==> flow/design.v <==
module mux #(parameter N = 32)(
    input  wire [N-1:0] a,
    input  wire [N-1:0] b,
    input  wire sel,
    output reg  [N-1:0] y
);
    always @(*) begin
        y = sel ? b : a;
    end
endmodule
module Extender(
    input  [23:0] Instr,
    input  [1:0]  ImmSrc,
    output reg [31:0] ExtImm
);
    always @(*) begin
        case (ImmSrc)
            2'b00: ExtImm = {24'b0, Instr[7:0]};
            2'b01: ExtImm = {20'b0, Instr[11:0]};
            2'b10: ExtImm = {{6{Instr[23]}}, Instr, 2'b00};
            default: ExtImm = 32'b0;
        endcase
    end
endmodule
module alu (
    input  [31:0] A,   
    input  [31:0] B,    
    input  [1:0]  ALUControl,
    output reg  [31:0] Result,
    output reg         N,     
    output reg         Z,     
    output reg         C,     
    output reg         V      
);
     reg [32:0] temp;
  always @(*) begin
   temp = 33'd0;
   case( ALUControl)
    2'b00: begin
     temp = {1'b0, A} + {1'b0, B};
     Result = A+B;
    end
    2'b01: begin
     temp = {1'b0, A} - {1'b0, B};
     Result = A-B;
    end
    2'b10: begin
     Result = A & B;
    end
    2'b11: begin
     Result = A | B;
    end
   endcase
    C = ~ALUControl[1] & temp[32];
    V =  ~(A[31]^B[31]^ALUControl[0]) & (A[31]^Result[31])&~ALUControl[1];
    N =  Result[31];
    Z = (Result==0);
  end
endmodule
module Register_file(
    input         clk,
    input         WE3,           
    input  [3:0]  A1,            
    input  [3:0]  A2,            
    input  [3:0]  A3,            
    input  [31:0] R15,           
    input  [31:0] WD3,           
    output [31:0] RD1,           
    output [31:0] RD2            
);
    reg [31:0] rf[0:15];
    integer i;
    assign RD1 = (A1 == 4'd15) ? R15 : rf[A1];
    assign RD2 = (A2 == 4'd15) ? R15 : rf[A2];
    always @(posedge clk) begin
        if (WE3 && (A3 != 4'd15)) begin
            rf[A3] <= WD3;
        end
    end
endmodule
module Datapath(
    input         clk,
    input         reset,
    input         PCSrc,
    input         MemtoReg,
    input         MemWrite,
    input         ALUSrc,
    input  [1:0]  ALUControl,
    input  [1:0]  ImmSrc,
    input         RegWrite,
    input  [1:0]  RegSrc,
    input  [31:0] Instr,
    input  [31:0] ReadData,
    output [31:0] PC,
    output [31:0] ALUResult,
    output [31:0] WriteData,
    output [31:0] SrcA,
    output [31:0] SrcB,
    output [31:0] ExtImm,
    output [31:0] RD1,
    output [31:0] RD2,
    output        N,
    output        Z,
    output        C,
    output        V
);
    wire [31:0] PCNext, PCPlus4, PCPlus8;
    wire [31:0] Result;
    wire [31:0] RD;
    wire [3:0] RA1, RA2;
    reg [31:0] PCReg;
    assign PC = PCReg;
    always @(posedge clk or posedge reset) begin
        if(reset) PCReg<=0;
        else PCReg <= PCNext;
    end
    assign PCPlus4 = PC + 32'd4;
    assign PCPlus8 = PC + 32'd8;
    assign RD = Instr;
    mux #(.N(4)) muxA (
        .a(RD[19:16]),
        .b(4'b1111),
        .sel(RegSrc[0]),
        .y(RA1)
    );
    mux #(.N(4)) muxB (
        .a(RD[3:0]),
        .b(RD[15:12]),
        .sel(RegSrc[1]),
        .y(RA2)
    );
    Register_file rf (
        .clk(clk),
        .WE3(RegWrite),
        .A1(RA1),
        .A2(RA2),
        .A3(RD[15:12]),
        .R15(PCPlus8),
        .WD3(Result),
        .RD1(RD1),
        .RD2(RD2)
    );
    assign SrcA = RD1;
    assign WriteData = RD2;
    Extender ext (
        .Instr(RD[23:0]),
        .ImmSrc(ImmSrc),
        .ExtImm(ExtImm)
    );
    mux #(.N(32)) muxSrcB (
        .a(RD2),
        .b(ExtImm),
        .sel(ALUSrc),
        .y(SrcB)
    );
    alu ALU_inst (
        .A(SrcA),
        .B(SrcB),
        .ALUControl(ALUControl),
        .Result(ALUResult),
        .N(N),
        .Z(Z),
        .C(C),
        .V(V)
    );
    mux #(.N(32)) muxResult (
        .a(ALUResult),
        .b(ReadData),
        .sel(MemtoReg),
        .y(Result)
    );
    mux #(.N(32)) muxPC (
        .a(PCPlus4),
        .b(Result),
        .sel(PCSrc),
        .y(PCNext)
    );
endmodule
module Condition_Check(
  input  [3:0] Cond,
  input        N, Z, C, V,
  output reg   CondEx
);
  always @(*) begin
    case(Cond)
      4'b0000: CondEx = Z;                     
      4'b0001: CondEx = ~Z;                    
      4'b0010: CondEx = C;                     
      4'b0011: CondEx = ~C;                    
      4'b0100: CondEx = N;                     
      4'b0101: CondEx = ~N;                    
      4'b0110: CondEx = V;                     
      4'b0111: CondEx = ~V;                    
      4'b1000: CondEx = C & ~Z;                
      4'b1001: CondEx = (~C) | Z;              
      4'b1010: CondEx = ~(N ^ V);              
      4'b1011: CondEx =  (N ^ V);              
      4'b1100: CondEx = (~Z) & ~(N ^ V);       
      4'b1101: CondEx = Z | (N ^ V);           
      4'b1110: CondEx = 1'b1;                  
      default: CondEx = 1'bx;
    endcase
  end
endmodule
module Decoder (
    input  [1:0] Op,
    input  [5:0] Funct,
    input  [3:0] Rd,
    output [1:0] FlagW,
    output       PCS,
    output       RegW,
    output       MemW,
    output       MemtoReg,
    output       ALUSrc,
    output [1:0] ImmSrc,
    output [1:0] RegSrc,
    output [1:0] ALUControl
);
    reg  [9:0] controls;
    reg  [1:0] FlagW_r;
    reg  [1:0] ALUControl_r;
    wire Branch;
    wire ALUOp;
    assign FlagW      = FlagW_r;
    assign ALUControl = ALUControl_r;
    always @(*) begin
        case (Op)
            2'b00: begin
                if (Funct[5])        
                    controls = 10'b0000101001;
                else                 
                    controls = 10'b0000001001;
            end
            2'b01: begin
                if (Funct[0])        
                    controls = 10'b0001111000;
                else                 
                    controls = 10'b1001110100;
            end
            2'b10: begin
                controls = 10'b0110100010;
            end
            default: begin
                controls = 10'b0000000000;
            end
        endcase
    end
    assign { RegSrc,
             ImmSrc,
             ALUSrc,
             MemtoReg,
             RegW,
             MemW,
             Branch,
             ALUOp } = controls;
    always @(*) begin
        if (ALUOp) begin
            case (Funct[4:1])
                4'b0100: ALUControl_r = 2'b00;  
                4'b0010: ALUControl_r = 2'b01;  
                4'b0000: ALUControl_r = 2'b10;  
                4'b1100: ALUControl_r = 2'b11;  
                default: ALUControl_r = 2'b00;
            endcase
            FlagW_r[1] = Funct[0];
            FlagW_r[0] = Funct[0] &
                        ((ALUControl_r == 2'b00) |
                         (ALUControl_r == 2'b01));
        end
        else begin
            ALUControl_r = 2'b00;
            FlagW_r      = 2'b00;
        end
    end
    assign PCS = ((Rd == 4'b1111) & RegW) | Branch;
endmodule
module Control_Unit(
   input clk,
   input reset,
   input [3:0]Rd,
   input  [1:0] Op,
   input  [5:0] Funct,
   input  [3:0] Cond,
   input  N, Z, C, V,
   output         PCSrc,
   output         MemtoReg,
   output         MemWrite,
   output  [1:0]  ALUControl,
   output  [1:0]  ImmSrc,
   output         RegWrite,
   output         ALUSrc,
   output  [1:0]  RegSrc
    );
    wire PCS;
    wire RegW;
    wire MemW;
    wire CondEx;
    wire [1:0] FlagW;
    wire [1:0] FlagWrite;
    reg N_reg, Z_reg, C_reg, V_reg;
    assign FlagWrite = FlagW & {CondEx, CondEx};
   assign PCSrc = PCS & CondEx;
   assign RegWrite = RegW & CondEx;
   assign MemWrite = MemW & CondEx;
    always @(posedge clk or posedge reset) begin
    if (reset) begin
        N_reg <= 1'b0;
        Z_reg <= 1'b0;
        C_reg <= 1'b0;
        V_reg <= 1'b0;
    end else begin
        if (FlagWrite[1]) begin
            N_reg <= N;
            Z_reg <= Z;
        end
        if (FlagWrite[0]) begin
            C_reg <= C;
            V_reg <= V;
        end
    end
end
    Decoder decoder(
        .Rd(Rd),
        .Op(Op),
        .Funct(Funct),
        .PCS(PCS),
        .RegW(RegW),
        .MemW(MemW),
        .MemtoReg(MemtoReg),
        .ALUSrc(ALUSrc),
        .ImmSrc(ImmSrc),
        .RegSrc(RegSrc),
        .ALUControl(ALUControl),
        .FlagW(FlagW)
    );
    Condition_Check cond_check(
        .Cond(Cond),
        .N(N_reg), .Z(Z_reg), .C(C_reg), .V(V_reg),
        .CondEx(CondEx)
    );
endmodule
module top (
    input         clk,
    input         reset,
    output [31:0] PC,
    input  [31:0] Instr,
    output        MemWrite,
    output [31:0] DataAdr,
    output [31:0] WriteData,
    input  [31:0] ReadData
);
    wire        PCSrc;
    wire        MemtoReg;
    wire [1:0]  ALUControl;
    wire [1:0]  ImmSrc;
    wire        RegWrite;
    wire        ALUSrc;
    wire [1:0]  RegSrc;
    wire [31:0] ALUResult;
    wire [31:0] SrcA, SrcB, ExtImm;
    wire [31:0] RD1, RD2;
    wire N, Z, C, V;
    assign DataAdr = ALUResult;
    wire [3:0]  Cond;
    wire [1:0]  Op;
    wire [5:0]  Funct;
    wire [3:0]  Rd;
    Datapath datapath_inst (
        .clk(clk),
        .reset(reset),
        .PCSrc(PCSrc),
        .MemtoReg(MemtoReg),
        .MemWrite(MemWrite),
        .ALUSrc(ALUSrc),
        .ALUControl(ALUControl),
        .ImmSrc(ImmSrc),
        .RegWrite(RegWrite),
        .RegSrc(RegSrc),
        .Instr(Instr),
        .N(N), .Z(Z), .C(C), .V(V),
        .PC(PC),
        .ALUResult(ALUResult),
        .WriteData(WriteData),
        .ReadData(ReadData),
        .SrcA(SrcA),
        .SrcB(SrcB),
        .ExtImm(ExtImm),
        .RD1(RD1),
        .RD2(RD2)
    );
    assign Cond  = Instr[31:28];
    assign Op    = Instr[27:26];
    assign Funct = { Instr[25], Instr[24:21], Instr[20] };  
    assign Rd    = Instr[15:12];
    Control_Unit control_inst (
        .clk(clk),
        .reset(reset),
        .Rd(Rd),
        .Op(Op),
        .Funct(Funct),
        .Cond(Cond),
        .N(N), .Z(Z), .C(C), .V(V),
        .PCSrc(PCSrc),
        .MemtoReg(MemtoReg),
        .MemWrite(MemWrite),
        .ALUControl(ALUControl),
        .ImmSrc(ImmSrc),
        .RegWrite(RegWrite),
        .ALUSrc(ALUSrc),
        .RegSrc(RegSrc)
    );
endmodule
make LEC_CHECK=0 ABC_AREA=1 CAP_MARGIN=20 CELL_PAD_IN_SITES_GLOBAL_PLACEMENT=3 CORE_MARGIN=2 CORE_UTILIZATION=40 CTS_CLUSTER_SIZE=18 SLEW_MARGIN=20 finish   # period 11.0 ns
run.sh (not shown) runs the stock make flow with config.mk's settings and CLKGATE_MAP_FILE=.
The starting point ran to the end with no violations.
Change:
--- a/flow/config.mk
+++ b/flow/config.mk
@@ -8 +7,0 @@
-export ABC_AREA = 1
@@ -10 +8,0 @@
-export CELL_PAD_IN_SITES_GLOBAL_PLACEMENT = 3
@@ -12,2 +10,4 @@
-export CORE_UTILIZATION = 40
-export CTS_CLUSTER_SIZE = 18
+export CORE_UTILIZATION = 58
+export MAX_ROUTING_LAYER = met4
+export PLACE_DENSITY = 0.6
+export SETUP_SLACK_MARGIN = -0.5
==> flow/constraint.sdc (replaced) <==
create_clock -name core_clock -period 8.48 [get_ports {clk}]
set_input_delay 1.6960 -clock core_clock [delete_from_list [all_inputs] [get_ports {clk}]]
set_output_delay 1.6960 -clock core_clock [all_outputs]
set_load 0.01 [all_outputs]
Result: The new run ran to the end with violations: setup timing; register-to-register slack got worse by 2700 ps; routed wire length rises by about 4%; design area rises by about 9%; combinational power rises by 69%; setup slack got worse by 1300 ps; non-clock buffer count rises by 506.
No activity file was given, so power comes from the tool's default toggle rates.
